`design/flow/config.mk`:
```
export PLATFORM = sky130hd
export DESIGN_NAME = cpu
export DESIGN_NICKNAME = cpu
export VERILOG_FILES = /design/flow/design.v
export SDC_FILE = /design/flow/constraint.sdc
export NUM_CORES = 4
export LEC_CHECK = 0
export CAP_MARGIN = 20
export CORE_MARGIN = 2
export CORE_UTILIZATION = 70
export CTS_CLUSTER_DIAMETER = 219
export MAX_ROUTING_LAYER = met4
export PLACE_DENSITY = 0.6
export SLEW_MARGIN = 20
```
`design/flow/constraint.sdc`:
```
create_clock -name core_clock -period 7.02 [get_ports {clk}]
set_input_delay 1.4040 -clock core_clock [delete_from_list [all_inputs] [get_ports {clk}]]
set_output_delay 1.4040 -clock core_clock [all_outputs]
set_load 0.01 [all_outputs]
```
`design/flow/design.v`:
```
module PC(pcout,pcin,clk, rst);
	input [6:0]pcin;
	input clk, rst;
	output reg [6:0] pcout;
	always@(posedge clk) begin
		if(rst) pcout <= 0;
		else pcout <= pcin;
	end
endmodule
module pcplus1(pcout,pcin);
	input[6:0] pcin;
	output [6:0] pcout;
	assign pcout = pcin + 7'b1;
endmodule
module loadWord();
endmodule
module storeWord();
endmodule
module jump(nextAddr,jumpAddr, jump,pc);
	output reg [6:0] nextAddr;
	input[25:0] jumpAddr;
	input jump;
	input [6:0] pc;
	always@(*)
	if(jump) nextAddr =  jumpAddr[6:0] ; 
	else nextAddr = pc;
endmodule 
module jumpRegister(nextAddr,s,jr,pc);
	output reg [6:0] nextAddr;
	input[31:0] s;
	input jr;
	input [6:0]pc;
	always@(*)
	if(jr) nextAddr =  s[6:0];
	else nextAddr = pc;
endmodule 
module BGT(nextAddr,offset,pc,bgt);
	output reg[6:0] nextAddr;
	input [15:0]offset;
	input bgt;
	input [6:0] pc;		
	always@(*)begin
	if (bgt) begin
		nextAddr = offset[6:0];
	end
	else nextAddr = pc;
	end
endmodule
module adderCLA32(sum, cout, overf, zerof, negf, a, b);
	output [31:0] sum;
	output cout, overf, zerof, negf;
	input [31:0] a, b;
	wire [7:0]temp;
	genvar i;
	generate
		for (i = 0; i < 8; i = i + 1)
		begin: adder
			if (i == 0)
				CLA_4bit a0(sum[3:0], temp[0], a[3:0], b[3:0], 1'b0);
			else
				CLA_4bit a1(sum[((i * 4) + 3): (i * 4)], temp[i], a[((i * 4) + 3): (i * 4)], b[((i * 4) + 3): (i * 4)], temp[i - 1]);
		end
	endgenerate
	assign cout = temp[7];
	assign overf = (a[31] == b[31]) && (sum[31] != a[31]);
	assign zerof = !overf && ((sum == 0) && !cout);
	assign negf = !overf && (cout || (!cout && sum[31]));
endmodule
module CLA_4bit(sum, cout, a, b, cin);
    output [3:0] sum;
    output cout;
    input [3:0] a, b;
    input cin;
    wire [3:0] g, p, c;
    assign g = a & b;  
    assign p = a ^ b;  
    assign c[0] = cin;
    assign c[1] = g[0] | (p[0] & c[0]);
    assign c[2] = g[1] | (p[1] & g[0]) | (p[1] & p[0] & c[0]);
    assign c[3] = g[2] | (p[2] & g[1]) | (p[2] & p[1] & g[0]) | (p[2] & p[1] & p[0] & c[0]);
    assign cout = g[3] | (p[3] & g[2]) | (p[3] & p[2] & g[1]) | (p[3] & p[2] & p[1] & g[0]) |(p[3] & p[2] & p[1] & p[0] & c[0]);
    assign sum = p ^ c;
endmodule
module subtractorRTL(diff, bout, overf, zerof, negf, a, b);
	output [31:0] diff;
	output bout, overf, zerof, negf;
	input [31:0] a, b;
	adderCLA32 sub(diff, bout, overf, zerof, negf, a, (~b + 32'b1));
endmodule
module shiftRTL(in, amount, dataOut, zeroFlag, overflowFlag, carryoutFlag, negativeFlag);
	input [31:0] in;
	input [1:0] amount;
	output [31:0] dataOut;
	output zeroFlag, overflowFlag, carryoutFlag, negativeFlag;
	assign overflowFlag = 1'b0;
	assign carryoutFlag = (amount == 2'b00) ? 1'b0 : in[31];
	assign dataOut = (amount == 2'b00) ? in : (amount == 2'b01) ? in << 1 : (amount == 2'b10) ? in << 2 : in << 3;
	assign negativeFlag = dataOut[31];
	assign zeroFlag = (dataOut == 0) ? 1'b1 : 1'b0;
endmodule
module compareRTL(busA, busB, dataOut, zeroFlag, overflowFlag, carryoutFlag, negativeFlag);
	input [31:0] busA, busB;
	output [31:0] dataOut;
	output  zeroFlag, overflowFlag, carryoutFlag, negativeFlag;
	assign zeroFlag = 0;
	assign overflowFlag = 0;
	assign carryoutFlag = 0;
	assign negativeFlag = 0;
	assign dataOut = (busA < busB) ? 1 : 0;
endmodule
module xorRTL(a,b,out,zerof,negf,overf,carry);
	input [31:0] a, b;
	output [31:0] out;
	output zerof,negf,overf,carry;
	genvar i;
	generate
		for (i = 0; i < 32; i = i + 1)
		begin: xorLogic
			xor1 o(a[i],b[i],out[i]);
		end
	endgenerate
	assign zerof = (out == 0);
	assign negf = 0;
	assign overf = 0;
	assign carry = 0;
endmodule
module xor1(a,b,out);
	input a,b;
	output  out;
	assign out = a^b;
endmodule	
module andRTL(a,b,out,zerof,negf,overf,carry);
	input  [31:0] a, b;
	output  [31:0] out;
	output  zerof,negf,overf,carry;
	genvar i;
	generate
		for (i = 0; i < 32; i = i + 1)
		begin: andLogic
			and1 o(a[i],b[i],out[i]);
		end
	endgenerate
	assign zerof = (out ==  32'b0);
	assign negf = 0;
	assign overf = 0;
	assign carry = 0;
endmodule
module and1(a,b,out);
	input a,b;
	output  out;
	assign out = a*b;
endmodule
module orRTL(a,b,out,zerof,negf,overf,carry);
	input  [31:0] a, b;
	output  [31:0] out;
	output  zerof,negf,overf,carry;
	wire zerof;
	genvar i;
	generate
		for (i = 0; i < 32; i = i + 1)
		begin: orLogic
			or1 o(a[i],b[i],out[i]);
		end
	endgenerate
	assign zerof = (out == 0);
	assign negf = 0;
	assign overf = 0;
	assign carry = 0;
endmodule
module or1(a,b,out);
	input a,b;
	output  out;
	assign out = a||b;
endmodule 
module alu(dataOut, zeroFlag, overflowFlag, carryoutFlag, negativeFlag, busA, busB, control);
	output [31:0] dataOut;
	output zeroFlag, overflowFlag, carryoutFlag, negativeFlag;
	input [31:0]busA, busB;
	input [2:0] control;
	wire [31:0] dataOut8 [7:0];
	wire [7:0] zeroFlag8, overflowFlag8, carryoutFlag8, negativeFlag8;
	assign dataOut8[0] = 32'b0;
	assign zeroFlag8[0] = 1'b0;  
	assign overflowFlag8[0] = 1'b0;
	assign carryoutFlag8[0] = 1'b0;
	assign negativeFlag8[0] = 1'b0;
	adderCLA32 adder(dataOut8[1], carryoutFlag8[1], overflowFlag8[1], zeroFlag8[1], negativeFlag8[1], busA, busB);
	subtractorRTL subtractor(dataOut8[2], carryoutFlag8[2], overflowFlag8[2], zeroFlag8[2], negativeFlag8[2], busA, busB);
	andRTL ander(busA, busB,dataOut8[3],zeroFlag8[3], negativeFlag8[3], overflowFlag8[3],carryoutFlag8[3] );
	orRTL orer(busA, busB,dataOut8[4],zeroFlag8[4], negativeFlag8[4], overflowFlag8[4],carryoutFlag8[4] );
	xorRTL xorer(busA, busB,dataOut8[5],zeroFlag8[5], negativeFlag8[5], overflowFlag8[5],carryoutFlag8[5] );
	compareRTL comparer(busA, busB,dataOut8[6], zeroFlag8[6], overflowFlag8[6], carryoutFlag8[6], negativeFlag8[6]);
	shiftRTL shifter(busA, busB[1:0],dataOut8[7], zeroFlag8[7], overflowFlag8[7], carryoutFlag8[7], negativeFlag8[7]);
	mux32_8 selDataOut(dataOut, dataOut8[0], dataOut8[1], dataOut8[2], dataOut8[3], dataOut8[4], dataOut8[5], dataOut8[6], dataOut8[7], control);
	mux1_8 selZero(zeroFlag, zeroFlag8, control);
	mux1_8 selOverf(overflowFlag, overflowFlag8, control);
	mux1_8 selCarry(carryoutFlag, carryoutFlag8, control);
	mux1_8 selNeg(negativeFlag, negativeFlag8, control);
endmodule
module mux32_8 (D0, i0,
					i1,
					i2,
					i3,
					i4,
					i5,
					i6,
					i7, sel);
	output [31:0] D0;
	input [31:0] i0, i1, i2, i3, i4, i5, i6, i7;
	input[2:0] sel;
	wire [31:0] v [1:0];
	mux32_4 m0(v[0], i0,  i1,  i2,  i3,  sel[0], sel[1]);
	mux32_4 m1(v[1], i4,  i5,  i6,  i7,  sel[0], sel[1]);
	mux32_2 m10(D0, v[0], v[1], sel[2]);
endmodule
module mux32_4(D0, in0, in1, in2, in3, sel0, sel1);
	output [31:0] D0;
	input [31:0] in0, in1, in2, in3; 
	input sel0, sel1;
	wire [31:0] q0, q1;
	mux32_2 m0(q0, in0, in1, sel0);
	mux32_2 m1(q1, in2, in3, sel0);
	mux32_2 m (D0, q0, q1, sel1);
endmodule
module mux32_2(D0, in0, in1, sel0);
	output [31:0] D0;
	input  [31:0] in0, in1;
	input sel0;
	wire nSel;
	wire [31:0] q0, q1;
	not(nSel, sel0);
	genvar i;
	generate
	for (i = 0; i < 32; i = i + 1)
	begin: ands
		and(q0[i], in1[i], sel0);
		and(q1[i], in0[i], nSel);
	end
	endgenerate
	genvar j;
	generate
	for (j = 0; j < 32; j = j + 1)
	begin: ors
		or(D0[j], q0[j], q1[j]);
	end
	endgenerate
endmodule
module mux1_8 (D0, i, sel);
	output D0;
	input [7:0] i;
	input[2:0] sel;
	wire v [1:0];
	mux1_4 m0(v[0], i[0],  i[1],  i[2],  i[3],  sel[0], sel[1]);
	mux1_4 m1(v[1], i[4],  i[5],  i[6],  i[7],  sel[0], sel[1]);
	mux1_2 m10(D0, v[0], v[1], sel[2]);
endmodule
module mux1_4(D0, in0, in1, in2, in3, sel0, sel1);
	output D0;
	input in0, in1, in2, in3; 
	input sel0, sel1;
	wire q0, q1;
	mux1_2 m0(q0, in0, in1, sel0);
	mux1_2 m1(q1, in2, in3, sel0);
	mux1_2 m (D0, q0, q1, sel1);
endmodule
module mux1_2(D0, in0, in1, sel0);
	output D0;
	input in0, in1;
	input sel0;
	wire nSel;
	wire q0, q1;
	not(nSel, sel0);
	and(q0, in1, sel0);
	and(q1, in0, nSel);
	or(D0, q0, q1);
endmodule
module registerFile (readOut_1, readOut_2, readSel_1, readSel_2, writeSel, data, we, rst, clock);
	output [31:0] readOut_1, readOut_2;
	input [4:0] readSel_1, readSel_2, writeSel;
	input [31:0] data;
	input we, rst, clock;
	reg [31:0] memory [31:0];  
	mux32 ma0(readOut_1, memory[0],
						memory[1],
						memory[2],
						memory[3],
						memory[4],
						memory[5],
						memory[6],
						memory[7],
						memory[8],
						memory[9],
						memory[10],
						memory[11],
						memory[12],
						memory[13],
						memory[14],
						memory[15],
						memory[16],
						memory[17],
						memory[18],
						memory[19],
						memory[20],
						memory[21],
						memory[22],
						memory[23],
						memory[24],
						memory[25],
						memory[26],
						memory[27],
						memory[28],
						memory[29],
						memory[30],
						memory[31], readSel_1);
	mux32 ma1(readOut_2, memory[0],
						memory[1],
						memory[2],
						memory[3],
						memory[4],
						memory[5],
						memory[6],
						memory[7],
						memory[8],
						memory[9],
						memory[10],
						memory[11],
						memory[12],
						memory[13],
						memory[14],
						memory[15],
						memory[16],
						memory[17],
						memory[18],
						memory[19],
						memory[20],
						memory[21],
						memory[22],
						memory[23],
						memory[24],
						memory[25],
						memory[26],
						memory[27],
						memory[28],
						memory[29],
						memory[30],
						memory[31], readSel_2);
	wire [31:0] writeDec, enWriteDec;
	decoder dec0(writeDec, writeSel);  
	and a0 (enWriteDec[0],  writeDec[0],  we);
	and a1 (enWriteDec[1],  writeDec[1],  we);
	and a2 (enWriteDec[2],  writeDec[2],  we);
	and a3 (enWriteDec[3],  writeDec[3],  we);
	and a4 (enWriteDec[4],  writeDec[4],  we);
	and a5 (enWriteDec[5],  writeDec[5],  we);
	and a6 (enWriteDec[6],  writeDec[6],  we);
	and a7 (enWriteDec[7],  writeDec[7],  we);
	and a8 (enWriteDec[8],  writeDec[8],  we);
	and a9 (enWriteDec[9],  writeDec[9],  we);
	and a10(enWriteDec[10], writeDec[10], we);
	and a11(enWriteDec[11], writeDec[11], we);
	and a12(enWriteDec[12], writeDec[12], we);
	and a13(enWriteDec[13], writeDec[13], we);
	and a14(enWriteDec[14], writeDec[14], we);
	and a15(enWriteDec[15], writeDec[15], we);
	and a16(enWriteDec[16], writeDec[16], we);
	and a17(enWriteDec[17], writeDec[17], we);
	and a18(enWriteDec[18], writeDec[18], we);
	and a19(enWriteDec[19], writeDec[19], we);
	and a20(enWriteDec[20], writeDec[20], we);
	and a21(enWriteDec[21], writeDec[21], we);
	and a22(enWriteDec[22], writeDec[22], we);
	and a23(enWriteDec[23], writeDec[23], we);
	and a24(enWriteDec[24], writeDec[24], we);
	and a25(enWriteDec[25], writeDec[25], we);
	and a26(enWriteDec[26], writeDec[26], we);
	and a27(enWriteDec[27], writeDec[27], we);
	and a28(enWriteDec[28], writeDec[28], we);
	and a29(enWriteDec[29], writeDec[29], we);
	and a30(enWriteDec[30], writeDec[30], we);
	and a31(enWriteDec[31], writeDec[31], we);
	integer k;
	always @(posedge clock)
	begin
		if (rst)
		begin
			for (k = 1; k < 32; k = k + 1)
				memory[k] <= 32'b0;
		end
		else
		begin
			for (k = 1; k < 32; k = k + 1)
			begin
				if (enWriteDec[k])
				begin
					memory[k][31:0] <= data[31:0];
				end
			end
		end
		memory[0] <= 32'b0;
	end
endmodule
module decoder(decode, select);
	output [31:0] decode;
	input [4:0] select;
	wire [4:0] nSelect;
	not n0(nSelect[0], select[0]);
	not n1(nSelect[1], select[1]);
	not n2(nSelect[2], select[2]);
	not n3(nSelect[3], select[3]);
	not n4(nSelect[4], select[4]);
	and a0 (decode[0],  nSelect[4], nSelect[3], nSelect[2], nSelect[1], nSelect[0]);
	and a1 (decode[1],  nSelect[4], nSelect[3], nSelect[2], nSelect[1],  select[0]);
	and a2 (decode[2],  nSelect[4], nSelect[3], nSelect[2],  select[1], nSelect[0]);
	and a3 (decode[3],  nSelect[4], nSelect[3], nSelect[2],  select[1],  select[0]);
	and a4 (decode[4],  nSelect[4], nSelect[3],  select[2], nSelect[1], nSelect[0]);
	and a5 (decode[5],  nSelect[4], nSelect[3],  select[2], nSelect[1],  select[0]);
	and a6 (decode[6],  nSelect[4], nSelect[3],  select[2],  select[1], nSelect[0]);
	and a7 (decode[7],  nSelect[4], nSelect[3],  select[2],  select[1],  select[0]);
	and a8 (decode[8],  nSelect[4],  select[3], nSelect[2], nSelect[1], nSelect[0]);
	and a9 (decode[9],  nSelect[4],  select[3], nSelect[2], nSelect[1],  select[0]);
	and a10(decode[10], nSelect[4],  select[3], nSelect[2],  select[1], nSelect[0]);
	and a11(decode[11], nSelect[4],  select[3], nSelect[2],  select[1],  select[0]);
	and a12(decode[12], nSelect[4],  select[3],  select[2], nSelect[1], nSelect[0]);
	and a13(decode[13], nSelect[4],  select[3],  select[2], nSelect[1],  select[0]);
	and a14(decode[14], nSelect[4],  select[3],  select[2],  select[1], nSelect[0]);
	and a15(decode[15], nSelect[4],  select[3],  select[2],  select[1],  select[0]);
	and a16(decode[16],  select[4], nSelect[3], nSelect[2], nSelect[1], nSelect[0]);
	and a17(decode[17],  select[4], nSelect[3], nSelect[2], nSelect[1],  select[0]);
	and a18(decode[18],  select[4], nSelect[3], nSelect[2],  select[1], nSelect[0]);
	and a19(decode[19],  select[4], nSelect[3], nSelect[2],  select[1],  select[0]);
	and a20(decode[20],  select[4], nSelect[3],  select[2], nSelect[1], nSelect[0]);
	and a21(decode[21],  select[4], nSelect[3],  select[2], nSelect[1],  select[0]);
	and a22(decode[22],  select[4], nSelect[3],  select[2],  select[1], nSelect[0]);
	and a23(decode[23],  select[4], nSelect[3],  select[2],  select[1],  select[0]);
	and a24(decode[24],  select[4],  select[3], nSelect[2], nSelect[1], nSelect[0]);
	and a25(decode[25],  select[4],  select[3], nSelect[2], nSelect[1],  select[0]);
	and a26(decode[26],  select[4],  select[3], nSelect[2],  select[1], nSelect[0]);
	and a27(decode[27],  select[4],  select[3], nSelect[2],  select[1],  select[0]);
	and a28(decode[28],  select[4],  select[3],  select[2], nSelect[1], nSelect[0]);
	and a29(decode[29],  select[4],  select[3],  select[2], nSelect[1],  select[0]);
	and a30(decode[30],  select[4],  select[3],  select[2],  select[1], nSelect[0]);
	and a31(decode[31],  select[4],  select[3],  select[2],  select[1],  select[0]);
endmodule
module mux2(D0, in0, in1, sel0);
	output [31:0] D0;
	input  [31:0] in0, in1;
	input sel0;
	wire nSel;
	wire [31:0] q0, q1;
	not(nSel, sel0);
	and(q0[0], in1[0], sel0);
	and(q0[1], in1[1], sel0);
	and(q0[2], in1[2], sel0);
	and(q0[3], in1[3], sel0);
	and(q0[4], in1[4], sel0);
	and(q0[5], in1[5], sel0);
	and(q0[6], in1[6], sel0);
	and(q0[7], in1[7], sel0);
	and(q0[8], in1[8], sel0);
	and(q0[9], in1[9], sel0);
	and(q0[10], in1[10], sel0);
	and(q0[11], in1[11], sel0);
	and(q0[12], in1[12], sel0);
	and(q0[13], in1[13], sel0);
	and(q0[14], in1[14], sel0);
	and(q0[15], in1[15], sel0);
	and(q0[16], in1[16], sel0);
	and(q0[17], in1[17], sel0);
	and(q0[18], in1[18], sel0);
	and(q0[19], in1[19], sel0);
	and(q0[20], in1[20], sel0);
	and(q0[21], in1[21], sel0);
	and(q0[22], in1[22], sel0);
	and(q0[23], in1[23], sel0);
	and(q0[24], in1[24], sel0);
	and(q0[25], in1[25], sel0);
	and(q0[26], in1[26], sel0);
	and(q0[27], in1[27], sel0);
	and(q0[28], in1[28], sel0);
	and(q0[29], in1[29], sel0);
	and(q0[30], in1[30], sel0);
	and(q0[31], in1[31], sel0);
	and(q1[0], in0[0], nSel);
	and(q1[1], in0[1], nSel);
	and(q1[2], in0[2], nSel);
	and(q1[3], in0[3], nSel);
	and(q1[4], in0[4], nSel);
	and(q1[5], in0[5], nSel);
	and(q1[6], in0[6], nSel);
	and(q1[7], in0[7], nSel);
	and(q1[8], in0[8], nSel);
	and(q1[9], in0[9], nSel);
	and(q1[10], in0[10], nSel);
	and(q1[11], in0[11], nSel);
	and(q1[12], in0[12], nSel);
	and(q1[13], in0[13], nSel);
	and(q1[14], in0[14], nSel);
	and(q1[15], in0[15], nSel);
	and(q1[16], in0[16], nSel);
	and(q1[17], in0[17], nSel);
	and(q1[18], in0[18], nSel);
	and(q1[19], in0[19], nSel);
	and(q1[20], in0[20], nSel);
	and(q1[21], in0[21], nSel);
	and(q1[22], in0[22], nSel);
	and(q1[23], in0[23], nSel);
	and(q1[24], in0[24], nSel);
	and(q1[25], in0[25], nSel);
	and(q1[26], in0[26], nSel);
	and(q1[27], in0[27], nSel);
	and(q1[28], in0[28], nSel);
	and(q1[29], in0[29], nSel);
	and(q1[30], in0[30], nSel);
	and(q1[31], in0[31], nSel);
	or(D0[0], q0[0], q1[0]);
	or(D0[1], q0[1], q1[1]);
	or(D0[2], q0[2], q1[2]);
	or(D0[3], q0[3], q1[3]);
	or(D0[4], q0[4], q1[4]);
	or(D0[5], q0[5], q1[5]);
	or(D0[6], q0[6], q1[6]);
	or(D0[7], q0[7], q1[7]);
	or(D0[8], q0[8], q1[8]);
	or(D0[9], q0[9], q1[9]);
	or(D0[10], q0[10], q1[10]);
	or(D0[11], q0[11], q1[11]);
	or(D0[12], q0[12], q1[12]);
	or(D0[13], q0[13], q1[13]);
	or(D0[14], q0[14], q1[14]);
	or(D0[15], q0[15], q1[15]);
	or(D0[16], q0[16], q1[16]);
	or(D0[17], q0[17], q1[17]);
	or(D0[18], q0[18], q1[18]);
	or(D0[19], q0[19], q1[19]);
	or(D0[20], q0[20], q1[20]);
	or(D0[21], q0[21], q1[21]);
	or(D0[22], q0[22], q1[22]);
	or(D0[23], q0[23], q1[23]);
	or(D0[24], q0[24], q1[24]);
	or(D0[25], q0[25], q1[25]);
	or(D0[26], q0[26], q1[26]);
	or(D0[27], q0[27], q1[27]);
	or(D0[28], q0[28], q1[28]);
	or(D0[29], q0[29], q1[29]);
	or(D0[30], q0[30], q1[30]);
	or(D0[31], q0[31], q1[31]);
endmodule
module mux4(D0, in0, in1, in2, in3, sel0, sel1);
	output [31:0] D0;
	input [31:0] in0, in1, in2, in3; 
	input sel0, sel1;
	wire [31:0] q0, q1;
	mux2 m0(q0, in0, in1, sel0);
	mux2 m1(q1, in2, in3, sel0);
	mux2 m (D0, q0, q1, sel1);
endmodule
module mux32 (D0, i0,
						i1,
						i2,
						i3,
						i4,
						i5,
						i6,
						i7,
						i8,
						i9,
						i10,
						i11,
						i12,
						i13,
						i14,
						i15,
						i16,
						i17,
						i18,
						i19,
						i20,
						i21,
						i22,
						i23,
						i24,
						i25,
						i26,
						i27,
						i28,
						i29,
						i30,
						i31, sel);
	output [31:0] D0;
	input [31:0] i0, i1, i2, i3, i4, i5, i6, i7, i8, i9, i10, i11, i12, i13, i14, i15, i16, i17, i18, i19, i20, i21, i22, i23, i24, i25, i26, i27, i28, i29, i30, i31;
	input[4:0] sel;
	wire [31:0] v [9:0];
	mux4 m0(v[0], i0,  i1,  i2,  i3,  sel[0], sel[1]);
	mux4 m1(v[1], i4,  i5,  i6,  i7,  sel[0], sel[1]);
	mux4 m2(v[2], i8,  i9,  i10, i11, sel[0], sel[1]);
	mux4 m3(v[3], i12, i13, i14, i15, sel[0], sel[1]);
	mux4 m4(v[4], i16, i17, i18, i19, sel[0], sel[1]);
	mux4 m5(v[5], i20, i21, i22, i23, sel[0], sel[1]);
	mux4 m6(v[6], i24, i25, i26, i27, sel[0], sel[1]);
	mux4 m7(v[7], i28, i29, i30, i31, sel[0], sel[1]);
	mux4 m8(v[8], v[0], v[1], v[2], v[3], sel[2], sel[3]);
	mux4 m9(v[9], v[4], v[5], v[6], v[7], sel[2], sel[3]);
	mux2 m10(D0, v[8], v[9], sel[4]);
endmodule
module instructiondec(instructionOut,clk,rst,instruction,pc,dmemAddr,dmemWriteData,dmemWrite,dmemRead,dmemReadData);
	input [31:0] instruction;
	input [6:0] pc;
	input clk, rst;
	output [4:0] dmemAddr;
	output [31:0] dmemWriteData;
	output dmemWrite, dmemRead;
	input [31:0] dmemReadData;
	output [6:0]instructionOut;
	 wire regDst,branch,memRead,memtoReg,memWrite,ALUSrc, regWrite,j,jr;
	 wire [2:0]ALUOp;
	 controlunit c1(regDst,branch,memRead,memtoReg,memWrite,ALUSrc, regWrite,ALUOp,j,jr,instruction[31:26]);
	wire [4:0] writereg;
	wire[31:0] readdata1,readdata2;
	wire [31:0]data;
	assign writereg = (regDst)? instruction[15:11]:instruction[20:16];
	registerFile reg1(readdata1,readdata2,instruction[25:21],instruction[20:16],writereg,data,regWrite,rst,clk);
	wire [31:0]ins32bit;
	signextend s1(ins32bit,instruction[15:0]);
	wire [31:0] busB;
	assign busB = (ALUSrc)? ins32bit:readdata2;
	wire [2:0] control;
	ALUcontrol alu1(control,instruction[5:0],ALUOp);
	wire [31:0] aluresult;
	wire zerof,overf,carryf,negf;
	alu alu2(aluresult,zerof,overf,carryf,negf,readdata1,busB,control);
	wire [31:0] readdata;  
	assign dmemAddr = aluresult[4:0];
	assign dmemWriteData = readdata2;
	assign dmemWrite = memWrite;
	assign dmemRead = memRead;
	assign readdata = dmemReadData;
	assign data = (memtoReg)? readdata:aluresult;
	wire [6:0]out1;
	jump j1(out1,instruction[25:0],j,pc);
	wire [6:0]out2;
	jumpRegister jr1(out2,readdata1,jr,out1);
	wire bgt;
	assign bgt = branch && (~negf);
	BGT b10(instructionOut, instruction[15:0], out2, bgt);
endmodule
module controlunit(regDst,branch,memRead,memtoReg,memWrite,ALUSrc, regWrite,ALUOp,j, jr, instruction);
	input[5:0] instruction;
	output reg regDst,branch,memRead,memtoReg,memWrite,ALUSrc, regWrite, j, jr;
	output reg [2:0]ALUOp;
	parameter [5:0]
	NOP =	6'b0,
	AND =	6'b100100,
	ANDI =6'b1100,
	OR =	6'b100101,
	ORI =	6'b001101,
	XOR =	6'b100110,
	XORI =6'b1110,
	ADD =	6'b100000,
	ADDI =6'b1000,
	SUB = 6'b100010,
	SLT =	6'b101010,
	SLL =	6'b1,
	J =	6'b10,
	JR =	6'b1001,
	BGT =	6'b111,
	LW = 	6'b100011,
	SW = 	6'b101011;
	always@(*) begin
		case(instruction)
			NOP: begin
					regDst=1;
					ALUSrc=0;
					memtoReg = 0;
					regWrite=1;
					memRead = 0;
					memWrite =0;
					branch = 0;
					ALUOp=3'b010;
					j=0;
					jr=0;
				end
			AND: begin
					regDst=1;
					ALUSrc=0;
					memtoReg = 0;
					regWrite=1;
					memRead = 0;
					memWrite =0;
					branch = 0;
					ALUOp=3'b010;
					j=0;
					jr=0;
				end
			ANDI: begin
					regDst=1;
					ALUSrc=1;
					memtoReg = 0;
					regWrite=1;
					memRead = 0;
					memWrite =0;
					branch = 0;
					ALUOp=3'b011;
					j=0;
					jr=0;
				end
			OR: begin
					regDst=1;
					ALUSrc=0;
					memtoReg = 0;
					regWrite=1;
					memRead = 0;
					memWrite =0;
					branch = 0;
					ALUOp=3'b010;
					j=0;
					jr=0;
				end
			ORI: begin
					regDst=1;
					ALUSrc=1;
					memtoReg = 0;
					regWrite=1;
					memRead = 0;
					memWrite =0;
					branch = 0;
					ALUOp=3'b101;
					j=0;
					jr=0;
				end
			XOR: begin
					regDst=1;
					ALUSrc=0;
					memtoReg = 0;
					regWrite=1;
					memRead = 0;
					memWrite =0;
					branch = 0;
					ALUOp=3'b010;
					j=0;
					jr=0;
				end
			XORI: begin
					regDst=1;
					ALUSrc=1;
					memtoReg = 0;
					regWrite=1;
					memRead = 0;
					memWrite =0;
					branch = 0;
					ALUOp=3'b100;
					j=0;
					jr=0;
				end
			ADD: begin
					regDst=1;
					ALUSrc=0;
					memtoReg = 0;
					regWrite=1;
					memRead = 0;
					memWrite =0;
					branch = 0;
					ALUOp=3'b010;
					j=0;
					jr=0;
				end
			ADDI: begin
					regDst=1;
					ALUSrc=1;
					memtoReg = 0;
					regWrite=1;
					memRead = 0;
					memWrite =0;
					branch = 0;
					ALUOp=3'b0;
					j=0;
					jr=0;
				end
			SUB: begin
					regDst=1;
					ALUSrc=0;
					memtoReg = 0;
					regWrite=1;
					memRead = 0;
					memWrite =0;
					branch = 0;
					ALUOp=3'b010;
					j=0;
					jr=0;
				end
			SLT: begin
					regDst=1;
					ALUSrc=0;
					memtoReg = 0;
					regWrite=1;
					memRead = 0;
					memWrite =0;
					branch = 0;
					ALUOp=3'b010;
					j=0;
					jr=0;
				end
			SLL: begin
					regDst=1;
					ALUSrc=0;
					memtoReg = 0;
					regWrite=1;
					memRead = 0;
					memWrite =0;
					branch = 0;
					ALUOp=3'b010;
					j=0;
					jr=0;
				end
			J: begin
					regDst=1;
					ALUSrc=0;
					memtoReg = 0;
					regWrite=1;
					memRead = 0;
					memWrite =0;
					branch = 0;
					ALUOp=3'b010;
					j=1;
					jr=0;
				end
			JR: begin
					regDst=1;
					ALUSrc=0;
					memtoReg = 0;
					regWrite=1;
					memRead = 0;
					memWrite =0;
					branch = 0;
					ALUOp=3'b010;
					j=0;
					jr=1;
				end
			BGT: begin
					regDst=1'bx;
					ALUSrc=0;
					memtoReg = 1'bx;
					regWrite=0;
					memRead = 0;
					memWrite =0;
					branch = 1;
					ALUOp=3'b001;
					j=0;
					jr=0;
				end
			LW: begin
					regDst=0;
					ALUSrc=1;
					memtoReg = 1;
					regWrite=1;
					memRead = 1;
					memWrite =0;
					branch = 0;
					ALUOp=3'b0;
					j=0;
					jr=0;
				end
			SW: begin
					regDst= 1'bx;
					ALUSrc=1;
					memtoReg = 1'bx;
					regWrite = 0;
					memRead = 0;
					memWrite = 1;
					branch = 0;
					ALUOp = 3'b0;
					j=0;
					jr=0;
				end
			default: begin  
					regDst=1;
					ALUSrc=0;
					memtoReg = 0;
					regWrite=1;
					memRead = 0;
					memWrite =0;
					branch = 0;
					ALUOp=2'b10;
					j=0;
					jr=0;
					end
		endcase
	end
endmodule 
module ALUcontrol (control,instruction,ALUOp);
	input [5:0] instruction;
	input [2:0] ALUOp;
	output reg [2:0] control;
	always@(*)begin
		case(ALUOp)
			3'b0: control = 3'b001;
			3'b001: control = 3'b010;
			3'b010: begin 
				if (instruction == 6'b0) control = 3'b0;
				else if (instruction == 6'b100000) control = 3'b001; 
				else if (instruction == 6'b100010) control = 3'b010; 
				else if (instruction == 6'b100100) control = 3'b011; 
				else if (instruction == 6'b100101) control = 3'b100; 
				else if (instruction == 6'b100110) control = 3'b101; 
				else if (instruction == 6'b101010) control = 3'b110; 
				else if (instruction == 6'b000001) control = 3'b111; 
				else control =3'b0;
			end
			3'b011: control = 3'b011; 
			3'b100: control = 3'b101; 
			3'b101: control = 3'b100; 
			default: control =3'b0;
			endcase
	end
endmodule
module signextend(instruction32bit,instruction);
	input[15:0] instruction;
	output [31:0] instruction32bit;
	assign instruction32bit = (instruction[15]) ? {15'b1, instruction[15:0]} : {15'b0,instruction[15:0]};
endmodule
module cpu(clk, rst, imem_addr, imem_data, dmem_addr, dmem_wdata, dmem_we, dmem_re, dmem_rdata);
	input clk;
	input rst;
	output [6:0] imem_addr;
	input [31:0] imem_data;
	output [4:0] dmem_addr;
	output [31:0] dmem_wdata;
	output dmem_we;
	output dmem_re;
	input [31:0] dmem_rdata;
	wire[6:0] programcounter,pcout,instructionOut;
	PC p1(programcounter,instructionOut,clk,rst);
	pcplus1 pc2(pcout,programcounter);
	assign imem_addr = programcounter;
	instructiondec in2(instructionOut,clk,rst,imem_data,pcout,dmem_addr,dmem_wdata,dmem_we,dmem_re,dmem_rdata);
endmodule
```
`design/flow/run.sh`:
```
#!/bin/bash
# the make line also repeats each setting of config.mk as NAME=value (left out here)
make -C /OpenROAD-flow-scripts/flow DESIGN_CONFIG=/design/flow/config.mk WORK_HOME=/design/flow/orfs CLKGATE_MAP_FILE= finish
```
==> results of run 1 <==
-- metrics by stage --
step                power, mW  util, %
CTS                      14.4     84.9
global placement         8.71     79.6
detailed placement       8.76     79.6
floorplan                7.48        -
-- repair_timing --
action                     CTS
hold endpoints to repair     0
pin swaps                   26
setup endpoints to repair  525
gates resized              119
gates cloned                 5
hold buffers                 0
setup buffers               29
==> results.ini, run 1 <==
[placement]
post_dp_cell_area_um2=65600
dp_hpwl_mm=167
port-buffer-count=111
dpl.cell_count=7595
preCtsSetupSlack_ns=-1.39
gp_congestion=1.10

[logic_synthesis]
syn_inst=6189
top_area_share_pct=34.3
ys_sh_xor_pct=1.04
async_flop_share_pct=0
ys_area_um2=58400
mux_area_share_pct=22.7
synth_warnings=13
aoi_share_pct=20.2
synthTopCellsByCount=dfxtp_1, o21ai_0, nand3_1
synth.avg_cell_area_um2=9.43
synth-edff-count=0
synth_cell_types=106
top_logic_kind=multiplexers
simple_gate_share_pct=11.7
synth_dominant_cell_count=dfxtp_1
netlist_area_um2=58400
area_leaders=dfxtp_1, mux4_2, o21ai_0
ys.flops=999
ys_seq_share_pct=34.3
synth_adder_area_share_pct=3.47
yosysTopAreaCell=dfxtp_1
ff_type=dfxtp_1
ys_cells=6189
synth_nets=6407

[floorplan]
chipArea_um2=85700
die_w_um=293
initCoreUtil_pct=70.8
core_um2=82400
io_pins=112
die.size.y_um=293
rows=105

[clocking]
root_buffer=clkbuf_16
clock_sinks=999
clockBufferDepth=3
htreeDepth=3
cts_buffers=101

[outcome]
haltStage=5_1_grt
status=stopped before the end

==> run 2, diff against run 1 <==
ABC_AREA = 1   (was not set)
CAP_MARGIN = 30   (was 20)
CELL_PAD_IN_SITES_DETAIL_PLACEMENT = 2   (was not set)
CELL_PAD_IN_SITES_GLOBAL_PLACEMENT = 3   (was not set)
CORE_ASPECT_RATIO = 0.63   (was not set)
CORE_MARGIN = 8   (was 2)
CORE_UTILIZATION = 45   (was 70)
CTS_CLUSTER_DIAMETER = 84   (was 219)
CTS_CLUSTER_SIZE = 27   (was not set)
GPL_ROUTABILITY_DRIVEN = 0   (was not set)
GPL_TIMING_DRIVEN = 0   (was not set)
PLACE_DENSITY = not set   (was 0.6)
SLEW_MARGIN = 30   (was 20)
TNS_END_PERCENT = 90   (was not set)
clock period = 11.9 ns   (was 7.02 ns; I/O delays follow)
==> run 2 against run 1 <==
The flow stops in 3_1_place_gp_skip_io; die area increased by 88%; synthesized area increased by 14%; synthesized cell count increased by 74%.
==> results.ini, run 2 <==
[floorplan]
die.size.y_um=321  ; +9.8%
rows=112  ; +6.7%
chipArea_um2=161000  ; +88%
die_w_um=501  ; +71%
core_um2=148000  ; +79%
initCoreUtil_pct=45.1  ; -26 points

[logic_synthesis]
mux_area_share_pct=0.0150  ; -23 points
synth_dominant_cell_count=inv_1
synth_adder_area_share_pct=3.04  ; -0.43 points
syn_inst=10738  ; +74%
top_area_share_pct=30.0  ; -4.3 points
synth.avg_cell_area_um2=6.20  ; -34%
synth-edff-count=0  ; unchanged
synth_cell_types=62  ; -42%
top_logic_kind=AND-OR/OR-AND gates
ys.flops=999  ; unchanged
yosysTopAreaCell=dfxtp_1
area_leaders=dfxtp_1, nand3_1, a21oi_1
netlist_area_um2=66600  ; +14%
synth_warnings=13  ; unchanged
ff_type=dfxtp_1
ys_area_um2=66600  ; +14%
aoi_share_pct=25.3  ; +5.1 points
async_flop_share_pct=0  ; unchanged
ys_cells=10738  ; +74%
simple_gate_share_pct=24.8  ; +13 points
ys_seq_share_pct=30.0  ; -4.3 points
synth_nets=10956  ; +71%
ys_sh_xor_pct=0.723  ; -0.31 points
synthTopCellsByCount=inv_1, nand3_1, a21oi_1

[outcome]
haltStage=3_1_place_gp_skip_io
error=[ERROR GPL-0301] Utilization 115.788 % exceeds 100%.
status=stopped before the end

==> run 3, diff against run 2 <==
ABC_AREA = 0   (was 1)
CAP_MARGIN = 15   (was 30)
CELL_PAD_IN_SITES_DETAIL_PLACEMENT = not set   (was 2)
CELL_PAD_IN_SITES_GLOBAL_PLACEMENT = not set   (was 3)
CORE_ASPECT_RATIO = 0.69   (was 0.63)
CORE_MARGIN = 5   (was 8)
CORE_UTILIZATION = 27   (was 45)
CTS_CLUSTER_DIAMETER = not set   (was 84)
CTS_CLUSTER_SIZE = 68   (was 27)
GPL_ROUTABILITY_DRIVEN = not set   (was 0)
MIN_ROUTING_LAYER = met2   (was not set)
SLEW_MARGIN = 20   (was 30)
TNS_END_PERCENT = 95   (was 90)
clock period = 9.61 ns   (was 11.9 ns; I/O delays follow)
==> run 3 against run 2 <==
Die area rose by 40%; synthesized cell count fell by 42%; synthesized area is 12% lower; the run fails in 5_1_grt.
==> results.ini, run 3 <==
[logic_synthesis]
synth.avg_cell_area_um2=9.43  ; +52%
ys_sh_xor_pct=1.04  ; +0.31 points
syn_inst=6189  ; -42%
top_area_share_pct=34.3  ; +4.3 points
yosysTopAreaCell=dfxtp_1
netlist_area_um2=58400  ; -12%
ys_cells=6189  ; -42%
ys_seq_share_pct=34.3  ; +4.3 points
synth-edff-count=0  ; unchanged
synth_cell_types=106  ; +71%
synth_nets=6407  ; -42%
area_leaders=dfxtp_1, mux4_2, o21ai_0
synth_warnings=13  ; unchanged
ys.flops=999  ; unchanged
ff_type=dfxtp_1
synth_dominant_cell_count=dfxtp_1
simple_gate_share_pct=11.7  ; -13 points
ys_area_um2=58400  ; -12%
top_logic_kind=multiplexers
synthTopCellsByCount=dfxtp_1, o21ai_0, nand3_1
mux_area_share_pct=22.7  ; +23 points
async_flop_share_pct=0  ; unchanged
aoi_share_pct=20.2  ; -5.1 points
synth_adder_area_share_pct=3.47  ; +0.43 points

[global_route]
overflow=10035
grt_use_total_pct=88.5

[floorplan]
initCoreUtil_pct=27.2  ; -18 points
die_w_um=570  ; +14%
core_um2=215000  ; +45%
rows=141  ; +26%
chipArea_um2=226000  ; +40%
io_pins=112
die.size.y_um=396  ; +23%

[clocking]
htreeDepth=3
holdBufCountCts=0
clockBufferDepth=3
root_buffer=clkbuf_16
cts_buffers=111
clock_sinks=999

[placement]
port-buffer-count=99
gp_congestion=1.38
dp_hpwl_mm=390

[outcome]
status=stopped before the end
error=[ERROR GRT-0116] Global routing finished with congestion. Check the congestion regions in the DRC Viewer.
haltStage=5_1_grt

## run 3: through the flow
step                setup WS, ns  instance area (µm²)  instances
global placement           -8.85                62900       9148
detailed placement         -5.31                64300       9213
CTS                      0.00275                71100       9489
floorplan                   1.16                58400       6189
## run 3: timing repair
action	CTS
buffers inserted	79
cloned	0
endpoints found under the setup margin	1005
pin swaps	14
gates resized	509
## run 3: per-layer routing
layer  GRT overflow  GRT usage [%]
met5              -              -
met4            275           59.1
met3           9304            112
met2            456           84.2
met1              -              -
==> run 4, diff against run 3 <==
ABC_AREA = not set   (was 0)
CAP_MARGIN = 20   (was 15)
CORE_ASPECT_RATIO = not set   (was 0.69)
CORE_MARGIN = 2   (was 5)
CORE_UTILIZATION = 71   (was 27)
CTS_CLUSTER_DIAMETER = 341   (was not set)
CTS_CLUSTER_SIZE = 41   (was 68)
GPL_TIMING_DRIVEN = not set   (was 0)
MIN_ROUTING_LAYER = not set   (was met2)
PLACE_DENSITY = 0.65   (was not set)
TNS_END_PERCENT = not set   (was 95)
clock period = 6.71 ns   (was 9.61 ns; I/O delays follow)
==> run 4 against run 3 <==
Die area fell by 63%; synthesized cell count did not move; synthesized area did not move; the run again fails in 5_1_grt.
==> results.ini, run 4 <==
[outcome]
status=stopped before the end
haltStage=5_1_grt
error=[ERROR GRT-0232] Routing congestion too high. Check the congestion heatmap in the GUI.

[floorplan]
chipArea_um2=84500  ; -63%
die.size.y_um=291  ; -27%
io_pins=112  ; unchanged
rows=105  ; -26%
initCoreUtil_pct=71.4  ; +44 points
core_um2=81700  ; -62%
die_w_um=291  ; -49%

[logic_synthesis]
synth_cell_types=106  ; unchanged
synth.avg_cell_area_um2=9.43  ; unchanged
top_area_share_pct=34.3  ; unchanged
ys_seq_share_pct=34.3  ; unchanged
synth_adder_area_share_pct=3.47  ; unchanged
top_logic_kind=multiplexers
synthTopCellsByCount=dfxtp_1, o21ai_0, nand3_1
ys_cells=6189  ; unchanged
area_leaders=dfxtp_1, mux4_2, o21ai_0
yosysTopAreaCell=dfxtp_1
ff_type=dfxtp_1
ys.flops=999  ; unchanged
ys_area_um2=58400  ; unchanged
ys_sh_xor_pct=1.04  ; unchanged
mux_area_share_pct=22.7  ; unchanged
synth_nets=6407  ; unchanged
synth-edff-count=0  ; unchanged
syn_inst=6189  ; unchanged
simple_gate_share_pct=11.7  ; unchanged
aoi_share_pct=20.2  ; unchanged
netlist_area_um2=58400  ; unchanged
synth_warnings=13  ; unchanged
synth_dominant_cell_count=dfxtp_1
async_flop_share_pct=0  ; unchanged

[placement]
gp_congestion=1.10  ; -20%
port-buffer-count=111  ; +12%
preCtsSetupSlack_ns=-1.22  ; +4.09 ns
dp_hpwl_mm=175  ; -55%
post_dp_cell_area_um2=66000  ; +2.6%

[clocking]
clock_sinks=999  ; unchanged
root_buffer=clkbuf_16
cts_buffers=28  ; -75%
holdBufCountCts=0  ; unchanged
clockBufferDepth=3  ; unchanged
htreeDepth=1  ; -2

[global_route]
grt_use_total_pct=83.6
overflow=249

## run 4: through the flow
step | utilization (%) | std cells
after floorplan | - | 6189
after global placement | 80.8 | 7623
after detailed placement | 80.8 | 7623
after CTS | 83.6 | 7716
## run 4: routing by layer
layer  overflow  global-route usage, %
met1         39                   83.3
met2         72                   95.4
met3         50                   71.4
met4         88                   78.9
met5          -                      -
## run 4: what timing repair did
item                                    4_1_cts
resized                                     160
pin swaps                                    31
endpoints found under the setup margin      290
setup buffers                                51
gates cloned                                 13
==> run 5, diff against run 4 <==
ABC_AREA = 0   (was not set)
CAP_MARGIN = 15   (was 20)
CELL_PAD_IN_SITES_GLOBAL_PLACEMENT = 1   (was not set)
CORE_ASPECT_RATIO = 0.69   (was not set)
CORE_MARGIN = 5   (was 2)
CORE_UTILIZATION = 27   (was 71)
CTS_CLUSTER_DIAMETER = not set   (was 341)
CTS_CLUSTER_SIZE = 68   (was 41)
GPL_TIMING_DRIVEN = 0   (was not set)
MIN_ROUTING_LAYER = met1   (was not set)
PLACE_DENSITY = not set   (was 0.65)
SETUP_SLACK_MARGIN = 0.26   (was not set)
TNS_END_PERCENT = 5   (was not set)
clock period = 9.61 ns   (was 6.71 ns; I/O delays follow)
==> run 5 against run 4 <==
Now fails the layout checks on setup timing; synthesized area unchanged; die area grew to 2.7 times the previous value; synthesized cell count unchanged.
==> results.ini, run 5 <==
[outcome]
status=finished with violations
so_faults=setup timing

[pwr]
pg_seq_mw=4.27
p_total_mw=11.4
comb-power_mw=2.63
p_int_mw=7.44
seqPwrFrac_pct=37.4
vdd_drop_max_uv=167
p_leak_nw=26.1
pwr-share-clk_pct=39.6
power-top-group=the clock network
power.net_switching_mw=3.98
swShare_pct=34.9
p_clk_mw=4.52
power.density_nw_per_um2=162
share_comb_of_total_power_pct=23.0

[clocking]
path_clk_slew_ns=0.06
clock_sinks=999  ; unchanged
cts_tree=done
htreeDepth=3  ; +2
cts_buffers=104  ; +270%
root_buffer=clkbuf_16
clock.latency.late_pin_ns=0.78
holdBufCountCts=0  ; unchanged
clockBufferDepth=3  ; unchanged

[worst_setup_path]
critPathBufInv=11
critical_path.max_stage_delay_ns=0.55
r2r_end=in2.reg1.memory[23][18]
r2r_cells=26
reg2reg_from=in2.reg1.memory[23][1]
timing.reg2reg.setup_slack_ns=1.66
crit_chain=buf_4 -> buf_12 -> buf_16 -> buf_12 -> buf_12 -> buf_16 -> buf_12 -> mux2i_1 -> a221oi_1 -> a2111oi_4 -> buf_4 -> inv_2 -> ha_4 -> nand2b_4 -> or4b_4 -> nor3_4 -> buf_12 -> nor2b_2 -> a2111oi_4 -> o221ai_4 -> a31oi_2 -> a2bb2oi_2 -> dlygate4sd2_1
critPathLaunch=imem_data[22]
crit_cells=23
start_kind=input port
required_ns=7.69
endpoint=dmem_addr[0]
path_max_fanout=10
crit_path_top_delay_cell=a2111oi_4
crit_path_end_kind=primary output
setup.worst_path.class=input port to primary output
cpLargestDelayFamily=buffers and inverters
cp_common_cell=buf_12
worst_ep_arrival_time_ns=7.94

[placement]
dp_hpwl_mm=326  ; +86%
gp_congestion=1.08  ; -2.2%
dpl.cell_count=9183  ; +20%
port-buffer-count=99  ; -11%

[logic_synthesis]
synth-edff-count=0  ; unchanged
simple_gate_share_pct=11.7  ; unchanged
mux_area_share_pct=22.7  ; unchanged
netlist_area_um2=58400  ; unchanged
syn_inst=6189  ; unchanged
top_logic_kind=multiplexers
ff_type=dfxtp_1
synth_nets=6407  ; unchanged
ys_area_um2=58400  ; unchanged
ys.flops=999  ; unchanged
ys_sh_xor_pct=1.04  ; unchanged
async_flop_share_pct=0  ; unchanged
synth_dominant_cell_count=dfxtp_1
ys_seq_share_pct=34.3  ; unchanged
yosysTopAreaCell=dfxtp_1
synthTopCellsByCount=dfxtp_1, o21ai_0, nand3_1
synth_warnings=13  ; unchanged
ys_cells=6189  ; unchanged
synth_cell_types=106  ; unchanged
synth.avg_cell_area_um2=9.43  ; unchanged
synth_adder_area_share_pct=3.47  ; unchanged
aoi_share_pct=20.2  ; unchanged
top_area_share_pct=34.3  ; unchanged
area_leaders=dfxtp_1, mux4_2, o21ai_0

[run]
drv_cap=0
warnings=97

[global_route]
overflow=0
grt_use_total_pct=36.1
grt_pass1_vias=55096
grt_antenna_before_repair=45
grt_pass1_wl_mm=529
grt_max_degree=17

[final_timing]
tightest_slew_ns=1.35
min_period_over_period_pct=103
setup_slack_ns=-0.252
whs_ns=0.470
period_minus_slack_ns=9.86
fin_setup_tns_ns=-0.611
rsz0062_at_grt=true
fmax_mhz=101
finClkSkew_ns=0.0677
relSlewSlack_pct=10.2
finalHoldViolCount=0
slew_violations=0
finalSetupViolCount=16

[min_path]
hold_class=flop to flop
worstHoldStart=in2.reg1.memory[5][8]
min_to=in2.reg1.memory[5][8]
whs_path_depth=2

[routing]
vias=62290
antenna_left=0
drc=0
wire_per_inst_um=43.6
drt-total-wl_mm=415
drtPass1Iterations=7
drtIter0Drc=11729
vias_per_cell=6.54

[floorplan]
die_w_um=570  ; +96%
rows=141  ; +34%
initCoreUtil_pct=27.2  ; -44 points
io_pins=112  ; unchanged
chipArea_um2=226000  ; +170%
core_um2=215000  ; +160%
die.size.y_um=396  ; +36%

[cells_and_area]
finalNonFillerCells=9529
syn2layout_area_growth_pct=20.6
fin_nets=6760
fin_util_pct=32.8

run 5: cell type report:
type	instances	area [µm²]
fill	22337	144000
sequential	999	20000
clock buffer	150	3010
tap	2860	3580
multi-input combinational	4406	35400
clock inverter	42	634
antenna	41	103
buffer	662	4750
inverter	120	460
timing repair buffer	249	2450
run 5: timing repair:
| action | CTS | global route |
|---|---|---|
| setup buffers | 59 | 55 |
| resized | 390 | 115 |
| endpoints found under the setup margin | 1006 | 445 |
| pin swaps | 14 | 9 |
| gates cloned | 0 | 0 |
run 5: routing by layer:
metal | track usage [%] | up-vias | share of wire (%)
met5 | - | - | 0
met4 | 14.6 | 0 | 4.8
met2 | 42.7 | 5390 | 36
met1 | 49.5 | 31984 | 42
met3 | 19.1 | 916 | 17
li1 | - | 24000 | -
run 5: through the flow:
step | instance area (µm²) | setup WS (ns)
after floorplan | 58400 | 1.16
after global placement | 62900 | -6.63
after detailed placement | 63600 | -4.63
after CTS | 69400 | 0.104
after global routing | 70300 | -0.0103
final | 70400 | -0.252
==> run 6, diff against run 5 <==
ABC_AREA = not set   (was 0)
CAP_MARGIN = 20   (was 15)
CELL_PAD_IN_SITES_GLOBAL_PLACEMENT = 2   (was 1)
CORE_ASPECT_RATIO = not set   (was 0.69)
CORE_MARGIN = 2   (was 5)
CORE_UTILIZATION = 62   (was 27)
CTS_CLUSTER_DIAMETER = 162   (was not set)
CTS_CLUSTER_SIZE = 90   (was 68)
GPL_ROUTABILITY_DRIVEN = 1   (was not set)
GPL_TIMING_DRIVEN = not set   (was 0)
HOLD_SLACK_MARGIN = 0.23   (was not set)
MIN_ROUTING_LAYER = met2   (was met1)
PLACE_DENSITY_LB_ADDON = 0.1   (was not set)
SETUP_SLACK_MARGIN = -0.77   (was 0.26)
TNS_END_PERCENT = not set   (was 5)
clock period = 7.73 ns   (was 9.61 ns; I/O delays follow)
==> run 6 against run 5 <==
The run now fails in 3_1_place_gp_skip_io; synthesized area is the same; die area decreased by 57%; synthesized cell count stayed put.
==> results.ini, run 6 <==
[floorplan]
rows=112  ; -21%
initCoreUtil_pct=62.5  ; +35 points
core_um2=93300  ; -56%
die.size.y_um=311  ; -22%
die_w_um=311  ; -45%
chipArea_um2=96600  ; -57%

[logic_synthesis]
aoi_share_pct=20.2  ; unchanged
async_flop_share_pct=0  ; unchanged
syn_inst=6189  ; unchanged
area_leaders=dfxtp_1, mux4_2, o21ai_0
synth_warnings=13  ; unchanged
synth_cell_types=106  ; unchanged
synth.avg_cell_area_um2=9.43  ; unchanged
ys.flops=999  ; unchanged
synth-edff-count=0  ; unchanged
ff_type=dfxtp_1
synth_nets=6407  ; unchanged
synth_dominant_cell_count=dfxtp_1
netlist_area_um2=58400  ; unchanged
yosysTopAreaCell=dfxtp_1
ys_sh_xor_pct=1.04  ; unchanged
ys_area_um2=58400  ; unchanged
synth_adder_area_share_pct=3.47  ; unchanged
top_logic_kind=multiplexers
simple_gate_share_pct=11.7  ; unchanged
ys_seq_share_pct=34.3  ; unchanged
top_area_share_pct=34.3  ; unchanged
ys_cells=6189  ; unchanged
mux_area_share_pct=22.7  ; unchanged
synthTopCellsByCount=dfxtp_1, o21ai_0, nand3_1

[outcome]
status=stopped before the end
haltStage=3_1_place_gp_skip_io
error=[ERROR FLW-0024] Place density exceeds 1.0 (current PLACE_DENSITY_LB_ADDON =  0.1). Please check if the value of  PLACE_DENSITY_LB_ADDON is between 0 and 0.99.

==> run 7, diff against run 6 <==
CELL_PAD_IN_SITES_GLOBAL_PLACEMENT = 1   (was 2)
CTS_CLUSTER_DIAMETER = not set   (was 162)
CTS_CLUSTER_SIZE = not set   (was 90)
GPL_ROUTABILITY_DRIVEN = 0   (was 1)
MAX_ROUTING_LAYER = met5   (was met4)
MIN_ROUTING_LAYER = not set   (was met2)
PLACE_DENSITY = 0.6   (was not set)
PLACE_DENSITY_LB_ADDON = not set   (was 0.1)
clock period = 8.56 ns   (was 7.73 ns; I/O delays follow)
==> run 7 against run 6 <==
Now fails the layout checks on setup timing; synthesized cell count is the same; die area is the same; synthesized area is the same.
==> results.ini, run 7 <==
[routing]
drtIter0Drc=8158
vias=53792
wire_per_inst_um=29.8
vias_per_cell=7.12
drc=0
drtPass1Iterations=8
drt-total-wl_mm=225
antenna_left=0

[cells_and_area]
fin_util_pct=70.5
fin_nets=6427
fill_cells=7396
syn2layout_area_growth_pct=12.8

[floorplan]
rows=112  ; unchanged
die_w_um=311  ; unchanged
chipArea_um2=96600  ; unchanged
die.size.y_um=311  ; unchanged
core_um2=93300  ; unchanged
initCoreUtil_pct=62.5  ; unchanged
io_pins=112

[final_timing]
slew_violations=0
tightest_slew_ns=1.24
finalHoldViolCount=0
finClkSkew_ns=0.0564
period_minus_slack_ns=9.25
finalSetupViolCount=2
whs_ns=0.466
min_period_over_period_pct=108
setup_slack_ns=-0.689
fin_setup_tns_ns=-0.773
relSlewSlack_pct=17.1
fmax_mhz=108

[pwr]
p_total_mw=11.8
p_int_mw=8.29
vdd_drop_max_uv=183
power.net_switching_mw=3.49
pg_seq_mw=4.79
seqPwrFrac_pct=40.6
pwr-share-clk_pct=41.0
power-top-group=the clock network
p_clk_mw=4.83
p_leak_nw=25.3
comb-power_mw=2.16
share_comb_of_total_power_pct=18.4
swShare_pct=29.6
power.density_nw_per_um2=179

[logic_synthesis]
mux_area_share_pct=22.7  ; unchanged
synth_cell_types=106  ; unchanged
ys_area_um2=58400  ; unchanged
synth_adder_area_share_pct=3.47  ; unchanged
synth-edff-count=0  ; unchanged
syn_inst=6189  ; unchanged
netlist_area_um2=58400  ; unchanged
simple_gate_share_pct=11.7  ; unchanged
top_area_share_pct=34.3  ; unchanged
ff_type=dfxtp_1
aoi_share_pct=20.2  ; unchanged
synth_dominant_cell_count=dfxtp_1
top_logic_kind=multiplexers
async_flop_share_pct=0  ; unchanged
ys_cells=6189  ; unchanged
ys_seq_share_pct=34.3  ; unchanged
synth.avg_cell_area_um2=9.43  ; unchanged
ys.flops=999  ; unchanged
synth_warnings=13  ; unchanged
ys_sh_xor_pct=1.04  ; unchanged
area_leaders=dfxtp_1, mux4_2, o21ai_0
yosysTopAreaCell=dfxtp_1
synthTopCellsByCount=dfxtp_1, o21ai_0, nand3_1
synth_nets=6407  ; unchanged

[clocking]
cts_setup_buffers=0
holdBufCountCts=0
cts_tree=done
cts_resized=0
clock.latency.late_pin_ns=0.73
clock_sinks=999
cts_buffers=105
path_clk_slew_ns=0.06
clockBufferDepth=3
root_buffer=clkbuf_16
htreeDepth=3

[global_route]
grt_antenna_before_repair=12
overflow=0
grt_pass1_vias=50496
grt_pass1_wl_mm=332
grt_max_degree=313
grt_use_total_pct=45.4

[min_path]
min_to=in2.reg1.memory[26][10]
hold_class=flop to flop
worstHoldStart=in2.reg1.memory[26][10]
whs_path_depth=2

[run]
warnings=111
drv_cap=0

[worst_setup_path]
required_ns=6.85
crit_chain=buf_8 -> buf_12 -> mux4_2 -> mux2i_1 -> nor2_1 -> a2111oi_4 -> inv_2 -> ha_1 -> nand2b_1 -> or4b_2 -> nor3_1 -> nor2b_1 -> a2111oi_0 -> o221ai_1 -> a31oi_1 -> a2bb2oi_2 -> clkdlybuf4s50_1
endpoint=dmem_addr[0]
r2r_cells=26
critPathBufInv=4
crit_path_top_delay_cell=or4b_2
path_max_fanout=23
crit_path_end_kind=primary output
crit_cells=17
reg2reg_from=in2.reg1.memory[6][0]
setup.worst_path.class=input port to primary output
critical_path.max_stage_delay_ns=0.79
cpLargestDelayFamily=simple AND/OR/NAND/NOR gates
timing.reg2reg.setup_slack_ns=1.84
start_kind=input port
worst_ep_arrival_time_ns=7.54
r2r_end=in2.reg1.memory[12][28]
critPathLaunch=imem_data[21]

[placement]
port-buffer-count=111
dp_hpwl_mm=154

[outcome]
status=finished with violations
so_faults=setup timing

[run 7: metal layers]
metal	global-route usage, %	up-vias	part of all wire (%)
met3	15.8	769	15
met2	64.8	3776	42
met4	23.9	18	6.2
li1	-	23224	-
met5	0	-	0.051
met1	60.6	26005	37
[run 7: through the flow]
step	instance area, µm²	setup slack [ns]	instances
2_1_floorplan	58400	0.526	6189
3_3_place_gp	62100	-0.242	7354
3_5_place_dp	62100	-0.263	7355
4_1_cts	65800	-0.280	7551
5_1_grt	65800	-0.695	7552
6_report	65800	-0.689	7553
[run 7: layout make-up]
type,count,area [µm²],share of cell area (%)
inverters,120,459,0.698
flip-flops and latches,999,20000,30.4
clock inverters,43,543,0.825
multi-input cells,4406,34800,52.9
clock buffers,153,3090,4.69
diodes,1,2.50,0.00380
repair buffers,577,5330,8.10
well taps,1254,1570,2.38
==> run 8, diff against run 7 <==
ABC_AREA = 0   (was not set)
CAP_MARGIN = 25   (was 20)
CELL_PAD_IN_SITES_GLOBAL_PLACEMENT = 3   (was 1)
CORE_MARGIN = 6   (was 2)
CORE_UTILIZATION = 51   (was 62)
CTS_CLUSTER_SIZE = 19   (was not set)
GPL_ROUTABILITY_DRIVEN = not set   (was 0)
GPL_TIMING_DRIVEN = 0   (was not set)
HOLD_SLACK_MARGIN = not set   (was 0.23)
MAX_ROUTING_LAYER = not set   (was met5)
PLACE_DENSITY = not set   (was 0.6)
SETUP_SLACK_MARGIN = -0.44   (was -0.77)
TNS_END_PERCENT = 5   (was not set)
clock period = 8.28 ns   (was 8.56 ns; I/O delays follow)
==> run 8 against run 7 <==
The run now fails in 3_1_place_gp_skip_io; synthesized area stayed put; die area rose by 27%; synthesized cell count unchanged.
==> results.ini, run 8 <==
[logic_synthesis]
synth_warnings=13  ; unchanged
ys_sh_xor_pct=1.04  ; unchanged
top_area_share_pct=34.3  ; unchanged
ys_seq_share_pct=34.3  ; unchanged
ys.flops=999  ; unchanged
simple_gate_share_pct=11.7  ; unchanged
ys_cells=6189  ; unchanged
yosysTopAreaCell=dfxtp_1
synth_dominant_cell_count=dfxtp_1
synthTopCellsByCount=dfxtp_1, o21ai_0, nand3_1
synth_adder_area_share_pct=3.47  ; unchanged
synth_cell_types=106  ; unchanged
aoi_share_pct=20.2  ; unchanged
syn_inst=6189  ; unchanged
mux_area_share_pct=22.7  ; unchanged
netlist_area_um2=58400  ; unchanged
area_leaders=dfxtp_1, mux4_2, o21ai_0
ys_area_um2=58400  ; unchanged
top_logic_kind=multiplexers
synth_nets=6407  ; unchanged
ff_type=dfxtp_1
synth.avg_cell_area_um2=9.43  ; unchanged
async_flop_share_pct=0  ; unchanged
synth-edff-count=0  ; unchanged

[floorplan]
rows=123  ; +9.8%
die.size.y_um=350  ; +13%
core_um2=113000  ; +21%
chipArea_um2=123000  ; +27%
initCoreUtil_pct=51.7  ; -11 points
die_w_um=350  ; +13%

[outcome]
haltStage=3_1_place_gp_skip_io
error=[ERROR GPL-0301] Utilization 106.272 % exceeds 100%.
status=stopped before the end

==> run 9, diff against run 8 <==
CAP_MARGIN = 15   (was 25)
CELL_PAD_IN_SITES_GLOBAL_PLACEMENT = not set   (was 3)
CORE_ASPECT_RATIO = 0.68   (was not set)
CORE_MARGIN = 2   (was 6)
CORE_UTILIZATION = 58   (was 51)
CTS_CLUSTER_SIZE = not set   (was 19)
GPL_TIMING_DRIVEN = not set   (was 0)
MAX_ROUTING_LAYER = met5   (was not set)
SETUP_SLACK_MARGIN = not set   (was -0.44)
clock period = 6.06 ns   (was 8.28 ns; I/O delays follow)
==> run 9 against run 8 <==
The layout now fails its checks (setup timing); synthesized cell count unchanged; synthesized area stayed put; die area down 16%.
==> results.ini, run 9 <==
[floorplan]
initCoreUtil_pct=58.8  ; +7.1 points
core_um2=99300  ; -12%
chipArea_um2=103000  ; -16%
die_w_um=389  ; +11%
die.size.y_um=266  ; -24%
io_pins=112
rows=95  ; -23%

[logic_synthesis]
ys_sh_xor_pct=1.04  ; unchanged
synth-edff-count=0  ; unchanged
synth_cell_types=106  ; unchanged
syn_inst=6189  ; unchanged
async_flop_share_pct=0  ; unchanged
simple_gate_share_pct=11.7  ; unchanged
top_area_share_pct=34.3  ; unchanged
ys_area_um2=58400  ; unchanged
yosysTopAreaCell=dfxtp_1
synth_nets=6407  ; unchanged
synth.avg_cell_area_um2=9.43  ; unchanged
synth_dominant_cell_count=dfxtp_1
aoi_share_pct=20.2  ; unchanged
mux_area_share_pct=22.7  ; unchanged
area_leaders=dfxtp_1, mux4_2, o21ai_0
synth_adder_area_share_pct=3.47  ; unchanged
synthTopCellsByCount=dfxtp_1, o21ai_0, nand3_1
ys.flops=999  ; unchanged
ff_type=dfxtp_1
netlist_area_um2=58400  ; unchanged
synth_warnings=13  ; unchanged
ys_seq_share_pct=34.3  ; unchanged
ys_cells=6189  ; unchanged
top_logic_kind=multiplexers

[worst_setup_path]
crit_cells=28
crit_path_top_delay_cell=and4b_1
r2r_end=in2.reg1.memory[27][28]
cp_common_cell=buf_4
cpLargestDelayFamily=AND-OR/OR-AND gates
path_max_fanout=31
required_ns=6.70
setup.worst_path.class=input port to flop
critPathBufInv=8
worst_ep_arrival_time_ns=7.39
critPathLaunch=imem_data[19]
critical_path.max_stage_delay_ns=0.49
crit_path_end_kind=flop
start_kind=input port
endpoint=in2.reg1.memory[27][28]
timing.reg2reg.setup_slack_ns=-0.05
r2r_cells=28
reg2reg_from=in2.reg1.memory[31][9]

[final_timing]
fin_setup_tns_ns=-179.62
min_period_over_period_pct=111
relSlewSlack_pct=19.9
finalSetupViolCount=649
fmax_mhz=148
finalHoldViolCount=0
rsz0062_at_grt=true
finClkSkew_ns=0.0915
whs_ns=0.472
tightest_slew_ns=1.20
period_minus_slack_ns=6.74
slew_violations=0
setup_slack_ns=-0.684

[cells_and_area]
fin_area_um2=72600
syn2layout_area_growth_pct=24.5
fin_nets=6979
finalNonFillerCells=8159

[clocking]
path_clk_slew_ns=0.07
cts_buffers=96
clock_sinks=999
holdBufCountCts=0
clockBufferDepth=3
root_buffer=clkbuf_16
cts_tree=done
htreeDepth=3
clock.latency.late_pin_ns=0.77

[pwr]
p_clk_mw=6.50
pg_seq_mw=6.76
seqPwrFrac_pct=39.5
power-top-group=registers
share_comb_of_total_power_pct=22.6
p_leak_nw=28.7
power.density_nw_per_um2=236
p_total_mw=17.1
p_int_mw=11.8
pwr-share-clk_pct=37.9
swShare_pct=30.9
power.net_switching_mw=5.29
comb-power_mw=3.87
vdd_drop_max_uv=242

[global_route]
grt_antenna_before_repair=9
grt_pass1_wl_mm=371
grt_pass1_vias=54013
grt_use_total_pct=48.8
overflow=0
grt_max_degree=277

[routing]
drtPass1Iterations=8
drt-total-wl_mm=259
vias=57997
drtIter0Drc=8812
antenna_left=0
drc=0
wire_per_inst_um=31.8
vias_per_cell=7.11

[run]
warnings=106
drv_cap=0

[min_path]
whs_path_depth=2
worstHoldStart=in2.reg1.memory[12][10]
min_to=in2.reg1.memory[12][10]
hold_class=flop to flop

[placement]
gp_congestion=1.03
port-buffer-count=111
dpl.cell_count=7869
post_dp_cell_area_um2=66800
dp_hpwl_mm=180

[outcome]
status=finished with violations
so_faults=setup timing

==> run 9: layout make-up <==
| class | count | area [µm²] |
|---|---|---|
| Clock buffer | 133 | 2740 |
| Tap cell | 1309 | 1640 |
| Antenna cell | 8 | 20.0 |
| Timing Repair Buffer | 1138 | 11000 |
| Sequential cell | 999 | 20000 |
| Clock inverter | 46 | 611 |
| Multi-Input combinational cell | 4406 | 36200 |
| Fill cell | 7282 | 26600 |
| Inverter | 120 | 467 |
==> run 9: routing by layer <==
| layer | track usage [%] | share of wire, % | vias up |
|---|---|---|---|
| li1 | - | - | 24350 |
| met1 | 67.5 | 38 | 28041 |
| met2 | 64.5 | 39 | 4726 |
| met3 | 21.0 | 17 | 878 |
| met4 | 24.4 | 6.1 | 2 |
| met5 | 0 | 0.020 | - |
==> run 9: metrics by stage <==
stage / util (%) / worst slack (ns)
after floorplan: - / -0.486
final: 73.2 / -0.684
after CTS: 72.3 / -0.550
after global routing: 73.2 / -0.794
after detailed placement: 67.3 / -1.71
after global placement: 67.2 / -1.66
==> run 9: timing repair <==
action,in CTS,in global routing
buffers inserted,50,41
gates resized,188,148
pin swaps,53,56
gates cloned,11,2
endpoints found under the setup margin,723,731
Power and IR drop assume default switching activity.
